==> flow/design.v <==
module SME(clk,reset,chardata,isstring,ispattern,valid,match,match_index);
  input clk;
  input reset;
  input [7:0] chardata;
  input isstring;
  input ispattern;
  output match;
  output [4:0] match_index;
  output valid;
  reg match;
  reg [4:0] match_index;
  reg valid;
  reg [7:0] string_data [31:0];
  reg [5:0] string_length;
  reg [7:0] pattern_data [7:0];
  reg [3:0] pattern_length;
  reg [1:0] state;
  reg [5:0] string_counter;
  reg [3:0] pattern_counter;
  reg fresh;             
  reg [5:0] head;        
  reg star_seen;         
  reg [3:0] star_pattern;  
  reg [5:0] star_string;   
  parameter DATA_READ   = 0;
  parameter FIND_HEAD   = 1;
  parameter CHECK_DATA  = 2;
  parameter DATA_OUT    = 3;
  always@(*) valid <= (state == DATA_OUT);
  wire anchored = (pattern_data[0] == "^");
  wire [7:0] pchar = pattern_data[pattern_counter[2:0]];
  wire [7:0] schar = string_data[string_counter[4:0]];
  wire [7:0] prev_char = string_data[head[4:0] - 5'd1];
  wire at_end = (string_counter >= string_length);
  always @(posedge clk or posedge reset) begin
    if(reset)begin
      state <= DATA_READ;
      string_length <= 0;
      pattern_length <= 0;
      match_index <= 0;
      match <= 0;
      fresh <= 1;
      head <= 0;
      star_seen <= 0;
    end
    else begin
      case(state)
        DATA_READ:begin
          if(isstring)begin
            if(fresh)begin
              string_length <= 1;
              string_data[0] <= chardata;
            end
            else begin
              string_length <= string_length + 1;
              string_data[string_length[4:0]] <= chardata;
            end
            pattern_length <= 0;
            fresh <= 0;
          end
          else if(ispattern)begin
            pattern_length <= pattern_length + 1;
            pattern_data[pattern_length[2:0]] <= chardata;
            fresh <= 0;
          end
          else if(pattern_length != 0)begin
            state <= FIND_HEAD;
            head <= 0;
          end
        end
        FIND_HEAD:begin
          if(head >= string_length)begin
            state <= DATA_OUT;
            match <= 0;
            match_index <= 0;
          end
          else if(anchored && head != 0 && prev_char != " ")begin
            head <= head + 1;
          end
          else begin
            state <= CHECK_DATA;
            string_counter <= head;
            pattern_counter <= anchored ? 4'd1 : 4'd0;
            star_seen <= 0;
          end
        end
        CHECK_DATA:begin
          if(pattern_counter >= pattern_length)begin  
            state <= DATA_OUT;
            match <= 1;
            match_index <= head[4:0];
          end
          else if(pchar == "*")begin
            star_seen <= 1;
            star_pattern <= pattern_counter + 1;
            star_string <= string_counter;
            pattern_counter <= pattern_counter + 1;
          end
          else if(pchar == "$" && at_end)begin
            pattern_counter <= pattern_counter + 1;
          end
          else if(!at_end && ( schar == pchar || pchar == "."
                              || (pchar == "$" && schar == " ") ))begin
            string_counter <= string_counter + 1;
            pattern_counter <= pattern_counter + 1;
          end
          else if(star_seen && star_string < string_length)begin
            star_string <= star_string + 1;
            string_counter <= star_string + 1;
            pattern_counter <= star_pattern;
          end
          else begin
            state <= FIND_HEAD;
            head <= head + 1;
          end
        end
        DATA_OUT:begin
          match <= 0;
          match_index <= 0;
          fresh <= 1;
          pattern_length <= 0;
          state <= DATA_READ;
          if(isstring)begin
            string_length <= 1;
            string_data[0] <= chardata;
            fresh <= 0;
          end
          else if(ispattern)begin
            pattern_length <= 1;
            pattern_data[0] <= chardata;
            fresh <= 0;
          end
        end
        default begin
          state <= DATA_READ;
        end
      endcase
    end
  end
endmodule
==> flow/run.sh <==
#!/bin/bash
# the make line also repeats each setting of config.mk as NAME=value (left out here)
make -C /OpenROAD-flow-scripts/flow DESIGN_CONFIG=/design/flow/config.mk WORK_HOME=/design/flow/orfs CLKGATE_MAP_FILE= finish
==> flow/config.mk <==
export PLATFORM = sky130hd
export DESIGN_NAME = SME
export DESIGN_NICKNAME = SME
export VERILOG_FILES = /design/flow/design.v
export SDC_FILE = /design/flow/constraint.sdc
export NUM_CORES = 4
export LEC_CHECK = 0
export CAP_MARGIN = 20
export CORE_MARGIN = 2
export CORE_UTILIZATION = 25
export CTS_CLUSTER_DIAMETER = 160
export GPL_ROUTABILITY_DRIVEN = 0
export PLACE_DENSITY_LB_ADDON = 0.27
export SETUP_SLACK_MARGIN = 0.51
export SLEW_MARGIN = 20
==> flow/constraint.sdc <==
create_clock -name core_clock -period 3.39 [get_ports {clk}]
set_input_delay 0.6780 -clock core_clock [delete_from_list [all_inputs] [get_ports {clk}]]
set_output_delay 0.6780 -clock core_clock [all_outputs]
set_load 0.01 [all_outputs]
==> results of run 1 <==
==> timing repair <==
action / CTS / global route
gates resized: 81 / 55
pin swaps: 30 / 34
endpoints found under the setup margin: 45 / 51
setup buffers: 18 / 11
cloned: 1 / 0
==> routing by layer <==
layer / part of all wire [%] / vias up
met5: 0.014 / -
met2: 43 / 1160
met4: 6.4 / 2
li1: - / 7335
met3: 11 / 318
met1: 40 / 8522
==> cell type report <==
cell class | instances | area, um^2
clock buffer | 47 | 1091
timing repair buffer | 491 | 3976
inverter | 42 | 165.2
tap | 1030 | 1289
sequential | 368 | 10910
fill | 7507 | 49920
multi-input combinational | 1120 | 8507
clock inverter | 31 | 336.6
==> per-stage QoR <==
stage / setup WS (ps) / utilization [%]
after floorplan: -985.5 / -
after global placement: -1069 / 31.42
after detailed placement: -1089 / 31.42
after CTS: -746.7 / 34.05
after global routing: -947.7 / 34.49
final: -809.0 / 34.49
==> Changelog: implementation, run 1 <==
## Implementation

* CTS Buffer Depth at 3
* Worst min-delay path startpoint: match
* WP data arrival at ~4500 ps
* Vias per std cell at 5.541
* Chain of cells forming the critical path: buf_6, ha_4, and3_4, ha_4, a22oi_1, buf_4, o221ai_1, a2111o_1, or2_2, o2bb2ai_1, a2111oi_4, a211oi_4, nor2_4, buf_4, nor3_4, a211oi_2, buf_4
* Warning total across the stage logs at 50
* Synthesis Warnings at 3
* Via count at between 15000 and 20000
* Standard cell core area at 76200 um^2
* Met1 Usage GRT at approximately 28%
* Critical path startpoint: string_counter[0]
* Power Combinational at around 4.3 mW
* Number of ports placed on the die boundary at 19
* Placed instance area at 23940 um^2
* Most common cell in the synthesized netlist: edfxtp_1
* Worst flop-to-flop path startpoint: string_counter[0]
* Clock tree root driver cell: clkbuf_16
* Relative contribution of sequential cells to total power at between 30% and 40%
* Post-route setup slack at -809.0 ps
* Highest clock frequency the design can meet at 238.2 MHz
* Post-synthesis chip area from yosys at between 15000 and 20000 um^2
* Most frequent cells after synthesis: edfxtp_1 (340), nand2_1 (109), nor2_1 (92), o21ai_0 (81), clkbuf_1 (73)
* Startpoint type of the worst setup path: register
* Final cell count without fillers at 3129
* Number of buffers and inverters on the critical path at 4
* Max-Cap Viols at 0
* Final cycle utilization of the critical path at 123.9%
* Cell depth of the worst min-delay path at 1
* Highest net fanout along the worst path at 6
* Top FF cell, synth: edfxtp_1
* End point of the critical path: pattern_counter[1]
* Post-layout net count at approximately 2100
* Number of antenna cells inserted at 0
* Path type of the worst min-delay path: reg2reg
* Outcome: complete, but fails checks
* Number of synthesized register bits at roughly 370
* Combinational group share of total power at 29.9%
* DRT Wirelength at a little under 90000 um
* Number of global-route vias before repair at 16810
* Finish-stage setup viols at about 45
* Clock Sinks at between 300 and 400
* Layer with the highest usage after global routing: met2
* End of the worst hold path: match
* RSZ-0062 raised after global routing: true
* Count of cell types in the netlist at approximately 94
* Met3 usage in global routing at 6.215%
* Tally of nets with antenna violations remaining after routing at 0
* Die X-Extent at about 280 um
* Crit. path cell count at 17
* Slowest cell on crit path: a2111o_1
* Clock slew seen by the registers of the worst setup and hold paths at around 60 ps
* GRT Resource Usage Total at a little over a fifth
* Total grt overflow at 0
* Mean cell area of the mapped netlist at about 12 um^2
* Total iterations of the first detailed-routing run at 8
* Instance tally after logic synthesis at approximately 1600
* Worst Tran Pin Value at about 960 ps
* Worst slew margin relative to its limit at 36.17%
* Worst r2r path cells at 17
* Total of buffers placed on input and output ports at 18
* Endpoint of the worst-slack reg-to-reg timing path: pattern_counter[1]
* Final Power at 14.25 mW
* HPWL after DPL at approximately 67000 um
* Delay of the slowest critical-path stage at approximately 490 ps
* Mapped Nets at around 1700
* Design internal power at approximately 9.6 mW
* Cell repeated most along the worst path: buf_4
* Worst Setup End Kind: register
* Hold WS at 481.0 ps
* DP Cell Count at between 3000 and 4000
* Register-to-register setup slack at -810 ps
* GR Layer Usage met2 at approximately a third
* Pwr/cell area at about 540 nW/um^2
* Number of enable-type register cells in the synthesized netlist at between 300 and 400
* Post-Layout Inst Area at roughly 26000 um^2
* Final number of max-transition violations at 0
* Dominant non-sequential cell family after synthesis: AND-OR/OR-AND gates
* Final Hold Violation Tally at 0
* Register share after synthesis at between 50% and 60%
* Simple-Gate Area Share at 13.84%
* Insertion delay of the later-clocked pin in the worst-skew pair at roughly 610 ps
* Total Negative Setup Slacks at -28940 ps
* Die Footprint at ~80000 um^2
* Critical path required time at ~3700 ps
* Row cnt at 101
* Wire length of the first global-routing pass at 123300 um
* Mux frac, synth at 5.331%
* Area overhead of the layout relative to synthesis at 36.21%
* Drt first-iter violations at between 2000 and 2500
* Yosys xor share at less than 1%
* Total cells reported by yosys after synthesis at between 1500 and 2000
* Worst Path Class, Setup: reg2reg
* Total DRC errors in the routed layout at 0
* Power dissipated in the clock network at around 4.8 mW
* Largest net degree at the start of global routing at ~41
* H-tree lvl count at 2
* Sw Pwr at between 4 and 5 mW
* Largest clock skew in the final design at approximately 42 ps
* Post-synthesis compound-gate area fraction at between 10% and 20%
* Failed layout checks: setup timing
* Area share, top type at 52.92%
* Fp util at about 25%
* Cts hold-fix bufs at 0
* Dominant delay contributor by cell family on the critical path: AND-OR/OR-AND gates
* Switching power share of the total at between 30% and 40%
* Library cell occupying the most area in the post-synthesis netlist: edfxtp_1
* Power dissipated in sequential cells at approximately 5.3 mW
* Top cells by area, synth: edfxtp_1 (53%), dfrtp_1 (3.4%), ha_1 (3.4%)
* Die outline height at around 280 um
* Max VDD drop at 0.3741 mV
* Number of antenna violations at the first check in global routing at 2
* Final critical path time including I/O delays and setup at between 4000 and 5000 ps
* Clock tree from TritonCTS: done
* CTS Buf Count at around 43
* Clock network fraction of design power at around 33%
* Area fraction in full adders, half adders and majority gates at under 10%
* Post-synthesis instance area at 19290 um^2
* FFs w/ async S/R, synth at under 10%
* Power group with the largest share: registers
* Routed length per placed instance at 28.08 um
* Leakage at 9.651 nW
==> run 2: changes to the inputs <==
- ABC_AREA: default -> 1
- CELL_PAD_IN_SITES_DETAIL_PLACEMENT: default -> 0
- CELL_PAD_IN_SITES_GLOBAL_PLACEMENT: default -> 3
- CORE_ASPECT_RATIO: default -> 1.86
- CORE_MARGIN: 2 -> 3
- CORE_UTILIZATION: 25 -> 27
- CTS_CLUSTER_DIAMETER: 160 -> default
- GPL_TIMING_DRIVEN: default -> 1
- MAX_ROUTING_LAYER: default -> met4
- MIN_ROUTING_LAYER: default -> met1
- PLACE_DENSITY: default -> 0.48
- PLACE_DENSITY_LB_ADDON: 0.27 -> default
- SETUP_SLACK_MARGIN: 0.51 -> 0.8
- SLEW_MARGIN: 20 -> 15
- TNS_END_PERCENT: default -> 10
- clock period: 3.39 -> 4.81 ns (I/O delays scaled with it)
==> Changelog: implementation, run 2 <==
## Implementation

* Worst flop-to-flop path startpoint: string_counter[1]
* Cts hold-fix bufs at 0
* Worst r2r path cells at 21
* Number of global-route vias before repair at ~17000
* Pwr/cell area at 442.4 nW/um^2
* Insertion delay of the later-clocked pin in the worst-skew pair at 600 ps
* Max-Cap Viols at 0
* Highest clock frequency the design can meet at between 200 and 300 MHz
* Power dissipated in the clock network at 3.71 mW
* Die X-Extent at between 200 and 250 um
* Max VDD drop at ~0.28 mV
* End point of the critical path: star_string[3]
* Routed length per placed instance at between 30 and 40 um
* Number of antenna violations at the first check in global routing at 1
* Largest clock skew in the final design at 18.72 ps
* Area share, top type at 51.52%
* Dominant delay contributor by cell family on the critical path: simple AND/OR/NAND/NOR gates
* Outcome: complete, no violations
* Tally of nets with antenna violations remaining after routing at 0
* Register share after synthesis at a little under three fifths
* Register-to-register setup slack at 940 ps
* Area of the multi-input gates at 7916 um^2
* Die outline height at 375.5 um
* Area overhead of the layout relative to synthesis at 17.98%
* HPWL after DPL at roughly 85000 um
* Dominant non-sequential cell family after synthesis: simple AND/OR/NAND/NOR gates
* Total grt overflow at 0
* Critical path required time at 5080 ps
* Total Negative Setup Slacks at 0 ps
* Standard cell core area at between 70000 and 80000 um^2
* Post-synthesis chip area from yosys at around 20000 um^2
* Library cell occupying the most area in the post-synthesis netlist: edfxtp_1
* Combinational group share of total power at 28.1%
* Clock Sinks at between 300 and 400
* Top cells by area, synth: edfxtp_1 (52%), nand2_1 (13%), nand3_1 (7.1%)
* Warning total across the stage logs at a little over 50
* Register cell area after layout at roughly 11000 um^2
* Final number of max-transition violations at 0
* Worst Tran Pin Value at ~1000 ps
* Path type of the worst min-delay path: reg2reg
* Synthesis Warnings at 3
* Number of ports placed on the die boundary at 19
* FFs w/ async S/R, synth at 7.609%
* Top FF cell, synth: edfxtp_1
* Number of enable-type register cells in the synthesized netlist at around 340
* Highest net fanout along the worst path at 12
* Crit. path cell count at 21
* Slowest cell on crit path: edfxtp_1
* Total cells reported by yosys after synthesis at ~2200
* Fp util at a little over a quarter
* Vias per std cell at between 5 and 6
* Clock network fraction of design power at 35.9%
* Startpoint type of the worst setup path: register
* Final Hold Violation Tally at 0
* Worst slew margin relative to its limit at approximately a third
* Clock tree root driver cell: clkbuf_16
* Simple-Gate Area Share at 32.63%
* Post-synthesis compound-gate area fraction at roughly 2.6%
* # fillers at ~7700
* Endpoint of the worst-slack reg-to-reg timing path: star_string[3]
* Via count at between 15000 and 20000
* DRT Wirelength at 108200 um
* Total of buffers placed on input and output ports at 18
* Wire length of the first global-routing pass at 145000 um
* Post-route setup slack at about 940 ps
* Chain of cells forming the critical path: inv_1, ha_2, clkinvlp_4, nor2_4, buf_4, nand3_1, nand2_1, nor2_1, nand2_1, nor2_1, nand3_1, nand2_1, nand2_1, nand2_1, nand2_1, nor2_1, nand2_1, nand2_2, nand2_2, buf_4, a31o_1
* H-tree lvl count at 2
* Mean cell area of the mapped netlist at 8.910 um^2
* Clock tree from TritonCTS: done
* Cell depth of the worst min-delay path at 2
* Clock slew seen by the registers of the worst setup and hold paths at roughly 60 ps
* Mapped Nets at roughly 2300
* Critical path startpoint: string_counter[1]
* Sw Pwr at ~3.7 mW
* Largest net degree at the start of global routing at roughly 47
* Post-layout net count at ~2400
* Most frequent cells after synthesis: nand2_1 (668), edfxtp_1 (340), nor2_1 (291), nand3_1 (280), inv_1 (180)
* Row cnt at between 100 and 150
* Area fraction in full adders, half adders and majority gates at approximately 3.3%
* Most common cell in the synthesized netlist: nand2_1
* WP data arrival at ~4100 ps
* Finish-stage setup viols at 0
* Cell repeated most along the worst path: nand2_1
* Count of cell types in the netlist at a little over 50
* Worst Path Class, Setup: reg2reg
* CTS Buffer Depth at 3
* Instance tally after logic synthesis at about 2200
* CTS Buf Count at between 40 and 50
* Yosys xor share at less than 1%
* Worst min-delay path startpoint: star_seen
* End of the worst hold path: star_seen
* Power group with the largest share: registers
* Hold WS at 502.7 ps
* Mux frac, synth at 0%
* RSZ-0062 raised after global routing: true
* Delay of the slowest critical-path stage at 490 ps
* Total DRC errors in the routed layout at 0
* Total iterations of the first detailed-routing run at 7
* Power dissipated in sequential cells at approximately 3.7 mW
* Final critical path time including I/O delays and setup at slightly below 4000 ps
* Drt first-iter violations at 1060
* Power Combinational at a little under 3 mW
* Final Power at between 10 and 15 mW
* Pre-CTS setup slack at roughly 360 ps
* Design internal power at 6.613 mW
* Leakage at 9.491 nW
* Final cycle utilization of the critical path at about four fifths
* GRT Resource Usage Total at 28.70%
* Die Footprint at about 77000 um^2
* Relative contribution of sequential cells to total power at 36.0%
* Switching power share of the total at between 30% and 40%
* Post-synthesis instance area at 19820 um^2
* Number of synthesized register bits at between 300 and 400
* Worst Setup End Kind: register
* Number of buffers and inverters on the critical path at 4
## run 2: through the flow
stage,cells,utilization [%],cell area (um^2)
2_1_floorplan,2224,-,19820
3_3_place_gp,3212,29.62,21410
3_5_place_dp,3213,29.63,21410
4_1_cts,3289,31.95,23090
5_1_grt,3306,32.35,23370
6_report,3307,32.35,23380
## run 2: what timing repair did
action,4_1_cts,5_1_grt
setup endpoints to repair,35,34
setup buffers,5,16
gates resized,34,28
pin swaps,0,5
## run 2: area by class of cell
class,count,area share (%)
antenna,1,0.01070
multi-input combinational,1589,33.86
clock buffer,48,4.683
timing repair buffer,128,4.592
clock inverter,23,1.793
inverter,198,3.276
sequential,368,46.69
tap,952,5.095
## run 2: per-layer routing
metal,share of wire [%],vias to the layer above,global-route usage (%)
met2,56,456,54.74
met1,32,8193,25.92
met5,0,-,-
li1,-,7688,-
met3,2.7,225,2.495
met4,9.5,0,21.09
==> run 3: changes to the inputs <==
- ABC_AREA: 1 -> default
- CELL_PAD_IN_SITES_DETAIL_PLACEMENT: 0 -> default
- CELL_PAD_IN_SITES_GLOBAL_PLACEMENT: 3 -> default
- CORE_ASPECT_RATIO: 1.86 -> default
- CORE_MARGIN: 3 -> 2
- CORE_UTILIZATION: 27 -> 40
- GPL_ROUTABILITY_DRIVEN: 0 -> default
- GPL_TIMING_DRIVEN: 1 -> default
- MAX_ROUTING_LAYER: met4 -> default
- MIN_ROUTING_LAYER: met1 -> default
- PLACE_DENSITY: 0.48 -> default
- SETUP_SLACK_MARGIN: 0.8 -> default
- SLEW_MARGIN: 15 -> 20
- TNS_END_PERCENT: 10 -> default
- clock period: 4.81 -> 6.2 ns (I/O delays scaled with it)
==> Changelog: implementation, run 3 <==
## Implementation

* Number of global-route vias before repair at 15110
* Startpoint type of the worst setup path: register
* Count of cell types in the netlist at approximately 94
* Most common cell in the synthesized netlist: edfxtp_1
* WP data arrival at 5880 ps
* Via count at about 16000
* Dominant non-sequential cell family after synthesis: AND-OR/OR-AND gates
* Max-Cap Viols at 0
* Post-layout util at roughly 46%
* Top cells by area, synth: edfxtp_1 (53%), dfrtp_1 (3.4%), ha_1 (3.4%)
* Die Footprint at about 50000 um^2
* Number of synthesized register bits at approximately 370
* Relative contribution of sequential cells to total power at 39.4%
* Area fraction in full adders, half adders and majority gates at about 3.4%
* Power dissipated in sequential cells at between 2 and 3 mW
* DRT Wirelength at slightly below 90000 um
* H-tree lvl count at 2
* Max VDD drop at between 0.2 and 0.25 mV
* Worst flop-to-flop path startpoint: string_counter[4]
* Design internal power at approximately 5.1 mW
* Number of buffers and inverters on the critical path at 2
* Vias per std cell at about 7
* CTS Buffer Depth at 3
* Crit. path cell count at 14
* Total Negative Setup Slacks at 0 ps
* Register share after synthesis at 56.56%
* Instance tally after logic synthesis at 1637
* Quantity of gates resized following cts at 0
* CTS Buf Count at between 40 and 50
* Area overhead of the layout relative to synthesis at 13.33%
* Warning total across the stage logs at approximately 47
* Tally of nets with antenna violations remaining after routing at 0
* Worst min-delay path startpoint: match
* Clock Sinks at 368
* Number of enable-type register cells in the synthesized netlist at 340
* Highest clock frequency the design can meet at around 180 MHz
* Total iterations of the first detailed-routing run at 5
* Standard cell core area at ~48000 um^2
* Endpoint of the worst-slack reg-to-reg timing path: pattern_counter[3]
* Fp util at 40.49%
* Total of buffers placed on input and output ports at 18
* Total grt overflow at 0
* Largest net degree at the start of global routing at around 49
* Worst Tran Pin Value at about 1200 ps
* Total cells reported by yosys after synthesis at 1637
* Clock network fraction of design power at 38.1%
* Synthesis Warnings at 3
* End point of the critical path: pattern_counter[3]
* Top FF cell, synth: edfxtp_1
* Row cnt at ~80
* Mapped Nets at roughly 1700
* Die outline height at roughly 220 um
* Post-synthesis chip area from yosys at about 19000 um^2
* Critical path startpoint: string_counter[4]
* Simple-Gate Area Share at approximately 14%
* Mux frac, synth at about 5.3%
* Dominant delay contributor by cell family on the critical path: simple AND/OR/NAND/NOR gates
* Number of antenna violations at the first check in global routing at 2
* Library cell occupying the most area in the post-synthesis netlist: edfxtp_1
* Slowest cell on crit path: edfxtp_1
* Delay of the slowest critical-path stage at approximately 900 ps
* Sw Pwr at 2.346 mW
* GRT Resource Usage Total at 35.11%
* Path type of the worst min-delay path: reg2reg
* Post-synthesis instance area at between 15000 and 20000 um^2
* FFs w/ async S/R, synth at 7.609%
* Switching power share of the total at 31.54%
* RSZ-0062 raised after global routing: false
* Final cycle utilization of the critical path at 90.25%
* Power dissipated in the clock network at roughly 2.8 mW
* HPWL after DPL at roughly 66000 um
* Final weighted congestion in routability-driven placement at roughly 1.1
* Leakage at 7.528 nW
* Clock tree root driver cell: clkbuf_16
* Highest net fanout along the worst path at 14
* Chain of cells forming the critical path: inv_1, ha_1, a22oi_1, o21ai_0, nor4_1, nand4_1, nor4_1, o2111ai_1, a2111oi_4, a211oi_2, nor2_4, nor3_1, a211oi_1, buf_4
* Post-CTS repair timing setup buffer count at 0
* Mean cell area of the mapped netlist at between 10 and 15 um^2
* # fillers at around 4400
* Worst Path Class, Setup: reg2reg
* Pwr/cell area at between 300 and 400 nW/um^2
* Routed length per placed instance at between 30 and 40 um
* Power Combinational at between 1.5 and 2 mW
* Wire length of the first global-routing pass at roughly 120000 um
* Most frequent cells after synthesis: edfxtp_1 (340), nand2_1 (109), nor2_1 (92), o21ai_0 (81), clkbuf_1 (73)
* Cts hold-fix bufs at 0
* Largest clock skew in the final design at 17.53 ps
* Yosys xor share at less than 1%
* Final number of max-transition violations at 0
* Cell repeated most along the worst path: nor4_1
* Finish-stage setup viols at 0
* Post-layout net count at between 1500 and 2000
* Number of ports placed on the die boundary at 19
* Worst Setup End Kind: register
* Clock slew seen by the registers of the worst setup and hold paths at about 60 ps
* Worst r2r path cells at 14
* Worst slew margin relative to its limit at between 20% and 30%
* Combinational group share of total power at between 20% and 30%
* Final critical path time including I/O delays and setup at 5595 ps
* Critical path required time at 6490 ps
* Total DRC errors in the routed layout at 0
* Clock tree from TritonCTS: done
* Cell depth of the worst min-delay path at 1
* Hold WS at about 500 ps
* Final Hold Violation Tally at 0
* Register-to-register setup slack at a little over 600 ps
* Area share, top type at a little over half
* End of the worst hold path: match
* Power group with the largest share: registers
* Outcome: complete, no violations
* Die X-Extent at approximately 220 um
* Post-synthesis compound-gate area fraction at approximately 17%
* Insertion delay of the later-clocked pin in the worst-skew pair at just under 600 ps
* Drt first-iter violations at between 2000 and 3000
[run 3: routing by layer]
layer / GRT usage [%] / part of all wire, %
met5: 0 / 0.015
met4: 16.49 / 5.5
met3: 10.56 / 12
met2: 50.94 / 42
met1: 48.17 / 41
[run 3: per-stage QoR]
step / setup WS [ps] / power (mW) / cells / cell area [um^2]
2_1_floorplan: 1278 / 3.908 / 1637 / 19290
3_3_place_gp: 945.5 / 4.588 / 2225 / 20270
3_5_place_dp: 938.7 / 4.581 / 2225 / 20270
4_1_cts: 904.7 / 7.405 / 2303 / 21840
5_1_grt: 479.2 / 7.651 / 2304 / 21860
6_report: 604.6 / 7.440 / 2306 / 21860
[run 3: area by class of cell]
type / instances / area, um^2 / area share [%]
flip-flops and latches: 368 / 10910 / 49.92
inverters: 42 / 157.7 / 0.7210
multi-input cells: 1120 / 7804 / 35.69
diodes: 2 / 5.005 / 0.02289
clock inverters: 30 / 469.2 / 2.146
well taps: 615 / 769.5 / 3.519
clock buffers: 48 / 1095 / 5.007
repair buffers: 81 / 650.6 / 2.976
==> run 4: changes to the inputs <==
- ABC_AREA: default -> 1
- CELL_PAD_IN_SITES_DETAIL_PLACEMENT: default -> 1
- CELL_PAD_IN_SITES_GLOBAL_PLACEMENT: default -> 1
- CORE_ASPECT_RATIO: default -> 1.68
- GPL_ROUTABILITY_DRIVEN: default -> 0
==> Changelog: implementation, run 4 <==
## Implementation

* Outcome: complete, no violations
* Row cnt at about 110
* Total grt overflow at 0
* Final Hold Violation Tally at 0
* Post-CTS repair timing setup buffer count at 0
* Tally of nets with antenna violations remaining after routing at 0
* Most common cell in the synthesized netlist: nand2_1
* Worst flop-to-flop path startpoint: string_counter[4]
* Synthesis Warnings at 3
* Routed length per placed instance at roughly 30 um
* Post-layout net count at 2301
* Clock tree root driver cell: clkbuf_16
* Library cell occupying the most area in the post-synthesis netlist: edfxtp_1
* Area fraction in full adders, half adders and majority gates at under 10%
* Power dissipated in sequential cells at slightly below 3 mW
* Clock network fraction of design power at between 30% and 40%
* Post-synthesis compound-gate area fraction at 2.576%
* Number of antenna violations at the first check in global routing at 3
* Warning total across the stage logs at ~47
* Dominant delay contributor by cell family on the critical path: simple AND/OR/NAND/NOR gates
* Number of ports placed on the die boundary at 19
* Simple-Gate Area Share at between 30% and 40%
* Clock tree from TritonCTS: done
* Met2 layer wire length in the routed design at around 45000 um
* RSZ-0062 raised after global routing: false
* Cts hold-fix bufs at 0
* DRT Wirelength at between 80000 and 90000 um
* Cell depth of the worst min-delay path at 2
* Total DRC errors in the routed layout at 0
* Quantity of gates resized following cts at 0
* Die outline height at 292.5 um
* Mapped Nets at approximately 2300
* Chain of cells forming the critical path: inv_2, buf_4, nand3_2, nor2_1, nor2_1, nand2_1, nor2_1, nand3_1, nand2_1, nand2_1, nor2_1, nand3_1, nand2_1, inv_2, nand2_2, nand2_2, nand3_1, nor2_1, nor2_1
* Wire length of the first global-routing pass at ~130000 um
* Top FF cell, synth: edfxtp_1
* Register share after synthesis at 55.07%
* GRT Resource Usage Total at about a third
* Critical path required time at around 6400 ps
* Fp util at approximately 41%
* Switching power share of the total at a little under two fifths
* Worst Tran Pin Value at between 1000 and 1500 ps
* Pwr/cell area at 331.8 nW/um^2
* Final cycle utilization of the critical path at roughly four fifths
* Max VDD drop at 0.2552 mV
* Area share, top type at roughly half
* Number of synthesized register bits at approximately 370
* Die X-Extent at around 180 um
* Worst r2r path cells at 19
* Dominant non-sequential cell family after synthesis: simple AND/OR/NAND/NOR gates
* Mux frac, synth at 0%
* Wire length the detailed router placed on met1 at between 30000 and 40000 um
* FFs w/ async S/R, synth at 7.609%
* Relative contribution of sequential cells to total power at 40.0%
* Startpoint type of the worst setup path: register
* Instance tally after logic synthesis at 2224
* CTS Buf Count at 39
* Post-synthesis instance area at just under 20000 um^2
* Insertion delay of the later-clocked pin in the worst-skew pair at between 500 and 600 ps
* Crit. path cell count at 19
* Design internal power at approximately 4.6 mW
* Sw Pwr at 2.661 mW
* Register-to-register setup slack at 1300 ps
* Worst Setup End Kind: register
* Path type of the worst min-delay path: reg2reg
* Leakage at roughly 8.9 nW
* Worst Path Class, Setup: reg2reg
* Drt first-iter violations at 1262
* Highest net fanout along the worst path at 35
* Vias per std cell at between 5 and 6
* Total cells reported by yosys after synthesis at 2224
* Number of enable-type register cells in the synthesized netlist at 340
* Combinational group share of total power at between 20% and 30%
* Area overhead of the layout relative to synthesis at 9.888%
* HPWL after DPL at around 66000 um
* Power dissipated in the clock network at 2.37 mW
* Total of buffers placed on input and output ports at 18
* Most frequent cells after synthesis: nand2_1 (668), edfxtp_1 (340), nor2_1 (291), nand3_1 (280), inv_1 (180)
* Worst slew margin relative to its limit at around a fifth
* Standard cell core area at slightly below 50000 um^2
* WP data arrival at just over 5000 ps
* Finish-stage setup viols at 0
* Total Negative Setup Slacks at 0 ps
* End point of the critical path: pattern_counter[1]
* Count of cell types in the netlist at 51
* Mean cell area of the mapped netlist at around 9 um^2
* Number of global-route vias before repair at approximately 18000
* Clock slew seen by the registers of the worst setup and hold paths at about 60 ps
* Die Footprint at between 50000 and 60000 um^2
* Highest clock frequency the design can meet at between 200 and 250 MHz
* Top cells by area, synth: edfxtp_1 (52%), nand2_1 (13%), nand3_1 (7.1%)
* Max-Cap Viols at 0
* Routed met3 length at around 4600 um
* Highest layer used for signal routing: met5
* Total iterations of the first detailed-routing run at 5
* Post-synthesis chip area from yosys at roughly 20000 um^2
* Critical path startpoint: string_counter[4]
* Slowest cell on crit path: edfxtp_1
* Cell repeated most along the worst path: nor2_1
* Via count at approximately 17000
* End of the worst hold path: star_seen
* Clock Sinks at between 300 and 400
* Number of buffers and inverters on the critical path at 3
* Final number of max-transition violations at 0
* CTS Buffer Depth at 3
* Endpoint of the worst-slack reg-to-reg timing path: pattern_counter[1]
* Yosys xor share at less than 1%
* Largest net degree at the start of global routing at 44
* Hold WS at ~530 ps
* Power group with the largest share: registers
* Delay of the slowest critical-path stage at ~790 ps
* Worst min-delay path startpoint: star_seen
* Final critical path time including I/O delays and setup at between 4000 and 5000 ps
* Largest clock skew in the final design at around 11 ps
* H-tree lvl count at 2
* Power Combinational at ~2.0 mW
==> run 4: final cells by class <==
cell class	count	area, um^2
sequential	368	10910
inverter	198	757.0
clock buffer	42	987.2
tap	642	803.3
multi-input combinational	1589	7724
timing repair buffer	41	337.8
antenna	1	2.502
fill	5743	27100
clock inverter	27	250.2
==> run 4: through the flow <==
step	util, %	total power, mW	setup slack [ps]	std cells	area [um^2]
after floorplan	-	4.108	2961	2224	19820
after global placement	41.94	4.839	1390	2836	20490
after detailed placement	41.98	4.863	1341	2837	20510
after CTS	44.51	7.211	1307	2906	21750
after global routing	44.55	7.467	985.7	2907	21770
final	44.55	7.225	1303	2908	21770
==> run 4: per-layer routing <==
metal | GRT usage [%] | up-vias
met2 | 61.11 | 676
li1 | - | 7513
met4 | 30.46 | 4
met5 | 0 | -
met1 | 36.42 | 8265
met3 | 5.880 | 321
==> run 5: changes to the inputs <==
- ABC_AREA: 1 -> default
- CELL_PAD_IN_SITES_DETAIL_PLACEMENT: 1 -> default
- CELL_PAD_IN_SITES_GLOBAL_PLACEMENT: 1 -> default
- CORE_ASPECT_RATIO: 1.68 -> default
- CORE_UTILIZATION: 40 -> 18
- GPL_ROUTABILITY_DRIVEN: 0 -> default
- clock period: 6.2 -> 7.4 ns (I/O delays scaled with it)
==> Changelog: implementation, run 5 <==
## Implementation

* Switching power share of the total at 31.98%
* Total DRC errors in the routed layout at 0
* Combinational group share of total power at between 20% and 30%
* Worst Path Class, Setup: reg2reg
* Chain of cells forming the critical path: inv_1, ha_1, nor3b_1, xnor2_2, buf_4, mux2i_1, o311ai_0, a2111o_1, or4b_1, nor4_1, a21oi_1, a21oi_1, nand2_1, a211oi_1
* Area overhead of the layout relative to synthesis at 16.93%
* Largest net degree at the start of global routing at ~40
* Clock tree from TritonCTS: done
* Standard cell core area at 106800 um^2
* Mean cell area of the mapped netlist at approximately 12 um^2
* Cell depth of the worst min-delay path at 1
* Clock slew seen by the registers of the worst setup and hold paths at roughly 60 ps
* Power Combinational at between 1 and 1.5 mW
* Startpoint type of the worst setup path: register
* Total grt overflow at 0
* Wire length of the first global-routing pass at around 120000 um
* Power group with the largest share: registers
* Post-synthesis instance area at 19290 um^2
* Largest clock skew in the final design at 21.44 ps
* Clock tree root driver cell: clkbuf_16
* Die X-Extent at ~330 um
* HPWL after DPL at just over 60000 um
* Delay of the slowest critical-path stage at around 810 ps
* H-tree lvl count at 2
* CTS Buffer Depth at 3
* Warning total across the stage logs at ~47
* Post-synthesis compound-gate area fraction at between 10% and 20%
* Tally of nets with antenna violations remaining after routing at 0
* Layer with the highest usage after global routing: met2
* Insertion delay of the later-clocked pin in the worst-skew pair at slightly below 600 ps
* GR Layer Usage met2 at between 20% and 30%
* Final cycle utilization of the critical path at about four fifths
* Highest clock frequency the design can meet at about 170 MHz
* Max-Cap Viols at 0
* Total iterations of the first detailed-routing run at 6
* # fillers at between 10000 and 15000
* Max VDD drop at between 0.1 and 0.15 mV
* Number of synthesized register bits at 368
* Endpoint of the worst-slack reg-to-reg timing path: pattern_counter[0]
* Post-route setup slack at between 1000 and 1500 ps
* Number of global-route vias before repair at approximately 15000
* Outcome: complete, no violations
* DRT Wirelength at approximately 84000 um
* Simple-Gate Area Share at ~14%
* Dominant non-sequential cell family after synthesis: AND-OR/OR-AND gates
* Post-layout net count at approximately 1700
* Worst r2r path cells at 14
* Met1 Usage GRT at approximately a fifth
* Crit. path cell count at 14
* Leakage at about 7.3 nW
* Pwr/cell area at 267.2 nW/um^2
* Final weighted congestion in routability-driven placement at between 1 and 1.5
* FFs w/ async S/R, synth at under 10%
* Total cells reported by yosys after synthesis at between 1500 and 2000
* Die outline height at between 300 and 400 um
* Most common cell in the synthesized netlist: edfxtp_1
* Routed length per placed instance at 27.50 um
* Post-synthesis chip area from yosys at between 15000 and 20000 um^2
* WP data arrival at approximately 6000 ps
* End point of the critical path: pattern_counter[0]
* Slowest cell on crit path: ha_1
* Yosys xor share at less than 1%
* Critical path startpoint: head[0]
* Post-CTS repair timing setup buffer count at 0
* Register share after synthesis at 56.56%
* Design internal power at a little over 4 mW
* Top FF cell, synth: edfxtp_1
* Quantity of gates resized following cts at 0
* Instance tally after logic synthesis at between 1500 and 2000
* Register-to-register setup slack at roughly 1500 ps
* Cts hold-fix bufs at 0
* Vias per std cell at around 5
* Total of buffers placed on input and output ports at 18
* Mapped Nets at 1701
* Cell repeated most along the worst path: a21oi_1
* Mux frac, synth at approximately 5.3%
* Count of cell types in the netlist at approximately 94
* CTS Buf Count at approximately 40
* Row cnt at about 120
* Final critical path time including I/O delays and setup at approximately 5900 ps
* Power dissipated in the clock network at roughly 2.2 mW
* Number of buffers and inverters on the critical path at 2
* Highest net fanout along the worst path at 28
* Number of enable-type register cells in the synthesized netlist at about 340
* Finish-stage setup viols at 0
* Number of ports placed on the die boundary at 19
* Via count at approximately 16000
* Worst Setup End Kind: register
* Synthesis Warnings at 3
* Pre-CTS setup slack at roughly 1500 ps
* Post-layout util at a little over a fifth
* RSZ-0062 raised after global routing: false
* Final Hold Violation Tally at 0
* End of the worst hold path: match
* Clock Sinks at roughly 370
* Library cell occupying the most area in the post-synthesis netlist: edfxtp_1
* Worst Tran Pin Value at about 1100 ps
* Critical path required time at about 7600 ps
* Sw Pwr at roughly 1.9 mW
* Drt first-iter violations at about 2800
* Total Negative Setup Slacks at 0 ps
* Dominant delay contributor by cell family on the critical path: simple AND/OR/NAND/NOR gates
* Final number of max-transition violations at 0
* Area fraction in full adders, half adders and majority gates at between 3 and 4%
* Worst flop-to-flop path startpoint: head[0]
* Area share, top type at roughly 53%
* Path type of the worst min-delay path: reg2reg
* Clock network fraction of design power at ~37%
* Power dissipated in sequential cells at approximately 2.4 mW
* Die Footprint at 109800 um^2
* GRT Resource Usage Total at approximately 15%
* Met3 usage in global routing at ~4.2%
* Worst min-delay path startpoint: match
* Number of antenna violations at the first check in global routing at 3
* Worst slew margin relative to its limit at about a quarter
* Most frequent cells after synthesis: edfxtp_1 (340), nand2_1 (109), nor2_1 (92), o21ai_0 (81), clkbuf_1 (73)
* Fp util at a little under a fifth
* Relative contribution of sequential cells to total power at between 40% and 50%
* Top cells by area, synth: edfxtp_1 (53%), dfrtp_1 (3.4%), ha_1 (3.4%)
[run 5: per-stage QoR]
stage / hold slack [ps] / total power [mW] / instances / cell area (um^2)
global placement: 479.2 / 3.791 / 2997 / 21090
global route: 505.9 / 6.207 / 3070 / 22560
finish: 485.1 / 6.028 / 3071 / 22560
floorplan: 471.6 / 3.274 / 1637 / 19290
detailed placement: 476.2 / 3.789 / 2997 / 21090
CTS: 493.3 / 5.994 / 3070 / 22550
[run 5: routing by layer]
layer	routed length, um	vias up
li1	-	6476
met1	33390	7858
met2	36000	1092
met3	9934	252
met4	5109	4
met5	27	-
[run 5: layout make-up]
| type | instances | area [um^2] | area share [%] |
|---|---|---|---|
| multi-input cells | 1120 | 7789 | 34.53 |
| diodes | 1 | 2.502 | 0.01109 |
| clock inverters | 24 | 390.4 | 1.730 |
| clock buffers | 49 | 1065 | 4.720 |
| inverters | 42 | 157.7 | 0.6988 |
| flip-flops and latches | 368 | 10910 | 48.38 |
| well taps | 1403 | 1755 | 7.781 |
| repair buffers | 64 | 485.5 | 2.152 |
==> run 6: changes to the inputs <==
- ABC_AREA: default -> 1
- CELL_PAD_IN_SITES_DETAIL_PLACEMENT: default -> 1
- CELL_PAD_IN_SITES_GLOBAL_PLACEMENT: default -> 3
- CORE_ASPECT_RATIO: default -> 1.86
- CORE_MARGIN: 2 -> 3
- CORE_UTILIZATION: 18 -> 27
- CTS_CLUSTER_SIZE: default -> 73
- GPL_ROUTABILITY_DRIVEN: default -> 1
- GPL_TIMING_DRIVEN: default -> 1
- HOLD_SLACK_MARGIN: default -> -0.07
- MAX_ROUTING_LAYER: default -> met5
- MIN_ROUTING_LAYER: default -> met1
- PLACE_DENSITY: default -> 0.48
- SETUP_SLACK_MARGIN: default -> 0.8
- SLEW_MARGIN: 20 -> 30
- TNS_END_PERCENT: default -> 10
- clock period: 7.4 -> 4.81 ns (I/O delays scaled with it)
==> Changelog: implementation, run 6 <==
## Implementation

* Library cell occupying the most area in the post-synthesis netlist: edfxtp_1
* Worst r2r path cells at 22
* Worst min-delay path startpoint: star_seen
* Highest net fanout along the worst path at 9
* HPWL after DPL at roughly 88000 um
* Post-layout net count at between 2000 and 2500
* Tally of nets with antenna violations remaining after routing at 0
* DRT Wirelength at between 100000 and 150000 um
* Drt first-iter violations at between 800 and 900
* Clock slew seen by the registers of the worst setup and hold paths at 70 ps
* Design internal power at between 6 and 7 mW
* Cts hold-fix bufs at 0
* Area share, top type at 51.52%
* Power dissipated in sequential cells at about 3.7 mW
* Final Power at around 10 mW
* Wire length of the first global-routing pass at around 150000 um
* CTS Buffer Depth at 3
* Total DRC errors in the routed layout at 0
* Register share after synthesis at roughly 55%
* Top cells by area, synth: edfxtp_1 (52%), nand2_1 (13%), nand3_1 (7.1%)
* Total iterations of the first detailed-routing run at 4
* Most frequent cells after synthesis: nand2_1 (668), edfxtp_1 (340), nor2_1 (291), nand3_1 (280), inv_1 (180)
* Path type of the worst min-delay path: reg2reg
* End of the worst hold path: star_seen
* Pwr/cell area at about 430 nW/um^2
* Top FF cell, synth: edfxtp_1
* Max VDD drop at 0.2574 mV
* Worst flop-to-flop path startpoint: head[0]
* Finish-stage setup viols at 0
* Worst Setup End Kind: register
* WP data arrival at roughly 4300 ps
* Cell depth of the worst min-delay path at 2
* Cell repeated most along the worst path: nand2_1
* Row cnt at about 130
* Switching power share of the total at 37.99%
* DP Cell Count at roughly 3200
* Final weighted congestion in routability-driven placement at approximately 0.95
* Power Combinational at around 3 mW
* Area fraction in full adders, half adders and majority gates at under 10%
* Final critical path time including I/O delays and setup at ~3800 ps
* FFs w/ async S/R, synth at 7.609%
* Clock network fraction of design power at 33.9%
* Standard cell core area at slightly above 70000 um^2
* Number of ports placed on the die boundary at 19
* Delay of the slowest critical-path stage at approximately 480 ps
* End point of the critical path: head[0]
* Max-Cap Viols at 0
* Worst Tran Pin Value at ~890 ps
* Simple-Gate Area Share at about a third
* Area of the multi-input gates at 7951 um^2
* Leakage at around 9.5 nW
* H-tree lvl count at 2
* Register-to-register setup slack at 1000 ps
* Clock tree from TritonCTS: done
* RSZ-0062 raised after global routing: true
* Mean cell area of the mapped netlist at 8.910 um^2
* Number of buffers and inverters on the critical path at 2
* Largest net degree at the start of global routing at roughly 48
* Dominant non-sequential cell family after synthesis: simple AND/OR/NAND/NOR gates
* Instance tally after logic synthesis at roughly 2200
* # fillers at about 8400
* Final Hold Violation Tally at 0
* Die X-Extent at about 200 um
* Outcome: complete, no violations
* Via count at ~17000
* Synthesis Warnings at 3
* Post-route setup slack at 997.8 ps
* Vias per std cell at between 5 and 6
* GRT Resource Usage Total at 28.87%
* Most common cell in the synthesized netlist: nand2_1
* Mux frac, synth at 0%
* Total grt overflow at 0
* Pre-CTS setup slack at 435.4 ps
* Worst Path Class, Setup: reg2reg
* Fp util at a little over a quarter
* Final number of max-transition violations at 0
* Power dissipated in the clock network at around 3.4 mW
* Post-synthesis instance area at 19820 um^2
* Number of global-route vias before repair at roughly 18000
* Largest clock skew in the final design at 17.86 ps
* Relative contribution of sequential cells to total power at 36.5%
* Total Negative Setup Slacks at 0 ps
* Power group with the largest share: registers
* Number of antenna violations at the first check in global routing at 1
* Crit. path cell count at 22
* Dominant delay contributor by cell family on the critical path: simple AND/OR/NAND/NOR gates
* CTS Buf Count at about 42
* Slowest cell on crit path: nor2_2
* Combinational group share of total power at a little under 30%
* Chain of cells forming the critical path: inv_1, ha_1, inv_1, nand2_1, nand2_1, nand3_4, nor2_2, nand2_1, nand2_1, nor2_1, nand2_1, nor2_1, nand2_1, nor2_1, nand2_1, nor2_1, nand2_1, nand2_2, nand2_4, nand3_4, nand2_1, nand2_1
* Worst slew margin relative to its limit at 40.43%
* Post-synthesis chip area from yosys at 19820 um^2
* Clock Sinks at between 300 and 400
* Die outline height at 375.5 um
* Total of buffers placed on input and output ports at 18
* Warning total across the stage logs at around 51
* Post-synthesis compound-gate area fraction at under 10%
* Startpoint type of the worst setup path: register
* Yosys xor share at less than 1%
* Sw Pwr at between 3 and 4 mW
* Number of enable-type register cells in the synthesized netlist at roughly 340
* Clock tree root driver cell: clkbuf_16
* Highest clock frequency the design can meet at roughly 260 MHz
* Routed length per placed instance at about 33 um
* Critical path required time at roughly 5300 ps
* Die Footprint at around 77000 um^2
* Number of antenna cells inserted at 0
* Critical path startpoint: head[0]
* Final cycle utilization of the critical path at 79.26%
* Mapped Nets at 2288
* Register cell area after layout at about 11000 um^2
* Final cell count without fillers at about 3300
* Total cells reported by yosys after synthesis at 2224
* Insertion delay of the later-clocked pin in the worst-skew pair at roughly 600 ps
* Number of synthesized register bits at approximately 370
* Endpoint of the worst-slack reg-to-reg timing path: head[0]
* Area overhead of the layout relative to synthesis at 18.41%
* Count of cell types in the netlist at between 50 and 60
-- run 6: final cells by class --
cell class	instances	share of cell area [%]
Sequential cell	368	46.52
Multi-Input combinational cell	1589	33.89
Timing Repair Buffer	143	5.258
Tap cell	952	5.077
Clock buffer	53	4.655
Inverter	198	3.290
Clock inverter	25	1.317
-- run 6: per-stage QoR --
stage | utilization (%) | hold slack, ps | cell area, um^2
final | 32.47 | 497.8 | 23460
after global routing | 32.47 | 510.7 | 23460
after CTS | 31.91 | 495.2 | 23060
after detailed placement | 29.55 | 479.9 | 21360
after global placement | 29.55 | 475.4 | 21350
after floorplan | - | 458.8 | 19820
-- run 6: what timing repair did --
| item | CTS | global route |
|---|---|---|
| cloned | 0 | 0 |
| endpoints found under the setup margin | 35 | 35 |
| pin swaps | 4 | 7 |
| resized | 28 | 52 |
| setup buffers | 23 | 19 |
-- run 6: metal layers --
metal | part of all wire [%] | GRT usage [%] | routed length (um)
met5 | 0 | 0 | 0
met4 | 11 | 24.49 | 12140
met3 | 2.5 | 2.902 | 2727
met2 | 55 | 55.24 | 60740
met1 | 32 | 26.72 | 35690
==> run 7: changes to the inputs <==
- ABC_AREA: 1 -> default
- CELL_PAD_IN_SITES_DETAIL_PLACEMENT: 1 -> default
- CELL_PAD_IN_SITES_GLOBAL_PLACEMENT: 3 -> default
- CORE_ASPECT_RATIO: 1.86 -> default
- CORE_MARGIN: 3 -> 2
- CORE_UTILIZATION: 27 -> 68
- CTS_CLUSTER_SIZE: 73 -> 39
- GPL_ROUTABILITY_DRIVEN: 1 -> default
- GPL_TIMING_DRIVEN: 1 -> default
- HOLD_SLACK_MARGIN: -0.07 -> default
- MAX_ROUTING_LAYER: met5 -> default
- MIN_ROUTING_LAYER: met1 -> default
- PLACE_DENSITY: 0.48 -> default
- SETUP_SLACK_MARGIN: 0.8 -> default
- SLEW_MARGIN: 30 -> 20
- TNS_END_PERCENT: 10 -> default
- clock period: 4.81 -> 3.24 ns (I/O delays scaled with it)
==> Changelog: implementation, run 7 <==
### Implementation results

* Post-synthesis instance area at just under 20000 um^2
* Total of buffers placed on input and output ports at 18
* Clock Sinks at around 370
* Standard cell core area at 27860 um^2
* Number of ports placed on the die boundary at 19
* Post-synthesis compound-gate area fraction at 17.08%
* H-tree lvl count at 2
* Most common cell in the synthesized netlist: edfxtp_1
* Total cells reported by yosys after synthesis at around 1600
* Last stage reached: 5_1_grt
* CTS Buf Count at 38
* Register share after synthesis at a little under three fifths
* Die X-Extent at between 150 and 200 um
* Log Error: [ERROR GRT-0232] Routing congestion too high. Check the congestion heatmap in the GUI.
* Die outline height at 172.4 um
* Mapped Nets at between 1500 and 2000
* Mean cell area of the mapped netlist at 11.79 um^2
* Final weighted congestion in routability-driven placement at between 1 and 1.5
* GRT Resource Usage Total at between 70% and 80%
* Area fraction in full adders, half adders and majority gates at 3.372%
* DP Cell Count at 2387
* Simple-Gate Area Share at between 10% and 20%
* Post-synthesis chip area from yosys at 19290 um^2
* Cts hold-fix bufs at 0
* Synthesis Warnings at 3
* HPWL after DPL at roughly 59000 um
* CTS Buffer Depth at 3
* Most frequent cells after synthesis: edfxtp_1 (340), nand2_1 (109), nor2_1 (92), o21ai_0 (81), clkbuf_1 (73)
* Clock tree root driver cell: clkbuf_16
* Number of enable-type register cells in the synthesized netlist at between 300 and 400
* Yosys xor share at 0.5447%
* Instance tally after logic synthesis at 1637
* Dominant non-sequential cell family after synthesis: AND-OR/OR-AND gates
* Row cnt at 61
* Die Footprint at slightly below 30000 um^2
* Top cells by area, synth: edfxtp_1 (53%), dfrtp_1 (3.4%), ha_1 (3.4%)
* Library cell occupying the most area in the post-synthesis netlist: edfxtp_1
* Outcome: stopped before the end
* Count of cell types in the netlist at ~94
* Total grt overflow at 30
* Mux frac, synth at under 10%
* Top FF cell, synth: edfxtp_1
* Number of synthesized register bits at 368
* Area share, top type at 52.92%
* Fp util at 69.26%
* FFs w/ async S/R, synth at under 10%
run 7: metal layers:
| metal | global-route usage, % | GRT overflow |
|---|---|---|
| met1 | 75.76 | 3 |
| met2 | 87.88 | 13 |
| met3 | 60.43 | 2 |
| met4 | 68.91 | 12 |
| met5 | 41.22 | 0 |
run 7: per-stage QoR:
step | setup slack (ps) | cell area [um^2] | util, % | TNS [ps] | hold slack, ps
CTS | -866.3 | 25200 | 90.46 | -27240 | 495.0
detailed placement | -1381 | 23330 | 83.74 | -43680 | 488.5
global placement | -1324 | 23330 | 83.74 | -42250 | 459.9
floorplan | -1136 | 19600 | - | -30440 | 473.7
run 7: timing repair:
item / 4_1_cts
pin swaps: 42
setup endpoints to repair: 45
setup buffers: 27
gates resized: 103
==> run 8: changes to the inputs <==
- ABC_AREA: default -> 1
- CELL_PAD_IN_SITES_GLOBAL_PLACEMENT: default -> 2
- CORE_MARGIN: 2 -> 3
- CORE_UTILIZATION: 68 -> 40
- CTS_CLUSTER_SIZE: 39 -> default
- GPL_ROUTABILITY_DRIVEN: default -> 0
- GPL_TIMING_DRIVEN: default -> 1
- HOLD_SLACK_MARGIN: default -> 0.16
- MAX_ROUTING_LAYER: default -> met5
- PLACE_DENSITY: default -> 0.38
- SLEW_MARGIN: 20 -> 35
- TNS_END_PERCENT: default -> 25
- clock period: 3.24 -> 6.2 ns (I/O delays scaled with it)
==> Changelog: implementation, run 8 <==
## Implementation

* Cell repeated most along the worst path: nand2_1
* Final cell count without fillers at 2929
* Clock Sinks at about 370
* Drt first-iter violations at about 1700
* Clock slew seen by the registers of the worst setup and hold paths at about 60 ps
* Power group with the largest share: registers
* Endpoint of the worst-slack reg-to-reg timing path: pattern_counter[2]
* RSZ-0062 raised after global routing: false
* GRT Resource Usage Total at about 30%
* Max-Cap Viols at 0
* Most frequent cells after synthesis: nand2_1 (668), edfxtp_1 (340), nor2_1 (291), nand3_1 (280), inv_1 (180)
* Finish-stage setup viols at 0
* Critical path startpoint: head[0]
* Total DRC errors in the routed layout at 0
* Dominant delay contributor by cell family on the critical path: simple AND/OR/NAND/NOR gates
* Largest net degree at the start of global routing at approximately 74
* Post-layout util at ~45%
* Crit. path cell count at 19
* Final critical path time including I/O delays and setup at ~4900 ps
* Largest clock skew in the final design at around 33 ps
* Wire length of the first global-routing pass at ~110000 um
* Cell depth of the worst min-delay path at 2
* FFs w/ async S/R, synth at around 7.6%
* Worst r2r path cells at 19
* Number of antenna violations at the first check in global routing at 0
* Total Negative Setup Slacks at 0 ps
* Critical path required time at ~6400 ps
* Register-to-register setup slack at 1330 ps
* Worst min-delay path startpoint: star_seen
* Worst Path Class, Setup: reg2reg
* Startpoint type of the worst setup path: register
* Final cycle utilization of the critical path at about four fifths
* Combinational group share of total power at 25.9%
* # fillers at 4820
* Total of buffers placed on input and output ports at 18
* Routed length per placed instance at roughly 27 um
* Worst slew margin relative to its limit at 35.85%
* Total grt overflow at 0
* Clock tree root driver cell: clkbuf_16
* Most common cell in the synthesized netlist: nand2_1
* Post-layout net count at 2308
* Sw Pwr at ~2.6 mW
* Top cells by area, synth: edfxtp_1 (52%), nand2_1 (13%), nand3_1 (7.1%)
* H-tree lvl count at 2
* Design internal power at about 4.7 mW
* DRT Wirelength at between 70000 and 80000 um
* Chain of cells forming the critical path: inv_1, ha_1, nand3_1, nand2_4, buf_4, nor2_1, nand2_1, nand2_1, inv_1, nand2_1, nor2_1, nand2_1, nor2_1, nand2_1, nor2_1, nand2_1, nand3_1, nand4_1, nor2_1
* Total iterations of the first detailed-routing run at 5
* Instance tally after logic synthesis at between 2000 and 2500
* Die Footprint at ~52000 um^2
* Simple-Gate Area Share at between 30% and 40%
* Clock tree from TritonCTS: done
* Synthesis Warnings at 3
* Row cnt at ~80
* CTS Buf Count at around 42
* Power dissipated in sequential cells at 2.89 mW
* Die X-Extent at around 230 um
* Area fraction in full adders, half adders and majority gates at 3.283%
* Fp util at ~41%
* Library cell occupying the most area in the post-synthesis netlist: edfxtp_1
* Number of global-route vias before repair at between 15000 and 20000
* Number of ports placed on the die boundary at 19
* Leakage at 8.964 nW
* Slowest cell on crit path: buf_4
* Max VDD drop at just over 0.2 mV
* Switching power share of the total at a little over a third
* Highest clock frequency the design can meet at just over 200 MHz
* Standard cell core area at slightly below 50000 um^2
* Outcome: complete, no violations
* Number of enable-type register cells in the synthesized netlist at roughly 340
* Power Combinational at roughly 1.9 mW
* Register cell area after layout at approximately 11000 um^2
* DP Cell Count at about 2900
* Area share, top type at about 52%
* Area overhead of the layout relative to synthesis at 10.65%
* Clock network fraction of design power at 34.7%
* Top FF cell, synth: edfxtp_1
* Worst Tran Pin Value at ~960 ps
* Final Hold Violation Tally at 0
* Worst Setup End Kind: register
* Worst flop-to-flop path startpoint: head[0]
* Pwr/cell area at approximately 330 nW/um^2
* Path type of the worst min-delay path: reg2reg
* End of the worst hold path: star_seen
* Quantity of gates resized following cts at 0
* Post-synthesis instance area at around 20000 um^2
* Count of cell types in the netlist at about 51
* Post-synthesis compound-gate area fraction at between 2 and 3%
* Register share after synthesis at around 55%
* Total cells reported by yosys after synthesis at 2224
* Post-Layout Inst Area at 21930 um^2
* Delay of the slowest critical-path stage at 720 ps
* Number of antenna cells inserted at 0
* Power dissipated in the clock network at 2.54 mW
* Number of buffers and inverters on the critical path at 3
* Post-CTS repair timing setup buffer count at 0
* Insertion delay of the later-clocked pin in the worst-skew pair at 590 ps
* Final number of max-transition violations at 0
* Highest net fanout along the worst path at about 73
* Vias per std cell at about 5.6
* Via count at 16410
* Mapped Nets at approximately 2300
* Yosys xor share at less than 1%
* HPWL after DPL at about 58000 um
* End point of the critical path: pattern_counter[2]
* Number of synthesized register bits at 368
* Area of the multi-input gates at 7724 um^2
* Relative contribution of sequential cells to total power at between 30% and 40%
* Hold WS at about 500 ps
* CTS Buffer Depth at 3
* Cts hold-fix bufs at 0
* Tally of nets with antenna violations remaining after routing at 0
* Die outline height at approximately 230 um
* Warning total across the stage logs at 49
* Mux frac, synth at 0%
* Mean cell area of the mapped netlist at between 8 and 9 um^2
* Placed instance area at just over 20000 um^2
* Post-synthesis chip area from yosys at about 20000 um^2
* Dominant non-sequential cell family after synthesis: simple AND/OR/NAND/NOR gates
* WP data arrival at around 5000 ps
[run 8: per-stage QoR]
stage	total power, mW	setup slack (ps)
2_1_floorplan	4.108	2961
3_3_place_gp	4.788	1367
3_5_place_dp	4.789	1373
4_1_cts	7.319	1376
5_1_grt	7.629	1011
6_report	7.331	1330
[run 8: routing by layer]
layer	up-vias	track usage, %	share of wire, %
met5	-	0	0
met4	0	13.04	4.7
met3	157	4.437	6.5
met2	670	47.16	45
met1	8045	41.48	44
li1	7542	-	-
[run 8: layout make-up]
cell class / count / area share (%)
Multi-Input combinational cell: 1589 / 35.23
Clock inverter: 21 / 1.113
Timing Repair Buffer: 45 / 1.586
Tap cell: 656 / 3.743
Inverter: 198 / 3.452
Clock buffer: 52 / 5.107
Sequential cell: 368 / 49.77
==> run 9: changes to the inputs <==
- ABC_AREA: 1 -> default
- CELL_PAD_IN_SITES_GLOBAL_PLACEMENT: 2 -> default
- CORE_MARGIN: 3 -> 2
- GPL_ROUTABILITY_DRIVEN: 0 -> default
- GPL_TIMING_DRIVEN: 1 -> default
- HOLD_SLACK_MARGIN: 0.16 -> default
- MAX_ROUTING_LAYER: met5 -> default
- PLACE_DENSITY: 0.38 -> default
- SLEW_MARGIN: 35 -> 20
- TNS_END_PERCENT: 25 -> default
- clock period: 6.2 -> 5.78 ns (I/O delays scaled with it)
==> Changelog: implementation, run 9 <==
## Implementation

* Post-layout net count at about 1700
* Post-synthesis instance area at slightly below 20000 um^2
* Power group with the largest share: registers
* Instance tally after logic synthesis at about 1600
* Critical path startpoint: string_counter[0]
* Standard cell core area at 47650 um^2
* Area fraction in full adders, half adders and majority gates at around 3.4%
* Cell depth of the worst min-delay path at 1
* Warning total across the stage logs at 47
* Placed instance area at just over 20000 um^2
* Critical path required time at a little over 6000 ps
* Slowest cell on crit path: ha_1
* Startpoint type of the worst setup path: register
* Mapped Nets at roughly 1700
* FFs w/ async S/R, synth at between 7 and 8%
* Power Combinational at roughly 1.8 mW
* Final critical path time including I/O delays and setup at 5240 ps
* Total of buffers placed on input and output ports at 18
* Chain of cells forming the critical path: inv_1, ha_1, nor3_1, and3_1, nor4_1, o2111ai_1, o221a_2, nor4_1, nor4b_4, a211oi_2, nor2_4, nor3_1, a211oi_1, buf_4
* Clock slew seen by the registers of the worst setup and hold paths at roughly 60 ps
* Design internal power at 4.947 mW
* Dominant non-sequential cell family after synthesis: AND-OR/OR-AND gates
* Total Negative Setup Slacks at 0 ps
* RSZ-0062 raised after global routing: false
* Path type of the worst min-delay path: reg2reg
* Relative contribution of sequential cells to total power at a little over two fifths
* Post-synthesis compound-gate area fraction at 17.08%
* Drt first-iter violations at around 2700
* Sw Pwr at about 2.4 mW
* Simple-Gate Area Share at 13.84%
* Fp util at 40.49%
* Largest net degree at the start of global routing at approximately 45
* Final weighted congestion in routability-driven placement at roughly 1.0
* DRT Wirelength at about 84000 um
* Mux frac, synth at roughly 5.3%
* Wire length of the first global-routing pass at 116300 um
* Final number of max-transition violations at 0
* Die outline height at between 200 and 250 um
* Mean cell area of the mapped netlist at 11.79 um^2
* Number of buffers and inverters on the critical path at 2
* Yosys xor share at less than 1%
* Worst Tran Pin Value at approximately 1200 ps
* Die X-Extent at 223.6 um
* Worst min-delay path startpoint: match
* Library cell occupying the most area in the post-synthesis netlist: edfxtp_1
* Area overhead of the layout relative to synthesis at 11.53%
* Total DRC errors in the routed layout at 0
* Max VDD drop at 0.1769 mV
* Final cycle utilization of the critical path at 90.66%
* Post-Layout Inst Area at 21520 um^2
* Post-synthesis chip area from yosys at between 15000 and 20000 um^2
* WP data arrival at 5520 ps
* Power dissipated in the clock network at about 2.5 mW
* Worst Setup End Kind: register
* Vias per std cell at around 7
* Crit. path cell count at 14
* Tally of nets with antenna violations remaining after routing at 0
* Endpoint of the worst-slack reg-to-reg timing path: pattern_counter[1]
* Delay of the slowest critical-path stage at 960 ps
* Row cnt at 80
* Post-CTS repair timing setup buffer count at 0
* Quantity of gates resized following cts at 0
* Worst slew margin relative to its limit at approximately 20%
* Highest clock frequency the design can meet at roughly 190 MHz
* Number of synthesized register bits at 368
* Clock tree from TritonCTS: done
* Number of ports placed on the die boundary at 19
* CTS Buf Count at approximately 40
* Finish-stage setup viols at 0
* Register share after synthesis at a little under three fifths
* Most frequent cells after synthesis: edfxtp_1 (340), nand2_1 (109), nor2_1 (92), o21ai_0 (81), clkbuf_1 (73)
* Number of antenna violations at the first check in global routing at 5
* Dominant delay contributor by cell family on the critical path: simple AND/OR/NAND/NOR gates
* Highest net fanout along the worst path at 19
* Register-to-register setup slack at about 540 ps
* Number of global-route vias before repair at roughly 15000
* Clock Sinks at 368
* Clock tree root driver cell: clkbuf_16
* End of the worst hold path: match
* Total grt overflow at 0
* Routed length per placed instance at approximately 37 um
* HPWL after DPL at between 60000 and 70000 um
* Cts hold-fix bufs at 0
* Die Footprint at 50010 um^2
* Max-Cap Viols at 0
* Final Hold Violation Tally at 0
* Total cells reported by yosys after synthesis at approximately 1600
* Clock network fraction of design power at approximately a third
* GRT Resource Usage Total at around 33%
* Top FF cell, synth: edfxtp_1
* Total iterations of the first detailed-routing run at 9
* Largest clock skew in the final design at ~23 ps
* Switching power share of the total at between 30% and 40%
* Insertion delay of the later-clocked pin in the worst-skew pair at between 500 and 600 ps
* Top cells by area, synth: edfxtp_1 (53%), dfrtp_1 (3.4%), ha_1 (3.4%)
* Pwr/cell area at ~340 nW/um^2
* Leakage at ~7.3 nW
* Worst Path Class, Setup: reg2reg
* Synthesis Warnings at 3
* Combinational group share of total power at 24.4%
* Power dissipated in sequential cells at 3.12 mW
* Worst r2r path cells at 14
* Area share, top type at a little over half
* Count of cell types in the netlist at 94
* Number of enable-type register cells in the synthesized netlist at ~340
* End point of the critical path: pattern_counter[1]
* Outcome: complete, no violations
* Via count at 15960
* H-tree lvl count at 2
* Most common cell in the synthesized netlist: edfxtp_1
* CTS Buffer Depth at 3
* Worst flop-to-flop path startpoint: string_counter[0]
==> run 9: per-stage QoR <==
stage          worst slack (ps)  std cells  utilization (%)  power (mW)  hold slack [ps]
2_1_floorplan             858.1       1637                -       4.192            471.6
3_3_place_gp              705.0       2229            42.59       4.891            461.9
3_5_place_dp              641.8       2229            42.61       4.892            469.2
4_1_cts                   633.3       2297            45.14       7.338            480.9
5_1_grt                   238.2       2297            45.15       7.590            496.9
6_report                  540.1       2299            45.16       7.385            481.2
==> run 9: area by class of cell <==
class,count,area (um^2)
clock inverter,22,183.9
timing repair buffer,84,685.7
clock buffer,46,1023
multi-input combinational,1120,7779
antenna,2,5.005
sequential,368,10910
fill,4405,26130
inverter,42,157.7
tap,615,769.5
==> run 9: layer usage <==
metal	wire length [um]	part of all wire, %	vias to the layer above	track usage [%]
li1	-	-	6508	-
met1	34020	41	7976	47.02
met2	35200	42	1202	48.05
met3	9773	12	267	7.555
met4	4921	5.9	4	16.37
met5	18	0.021	-	0
Power and IR drop assume default switching activity.
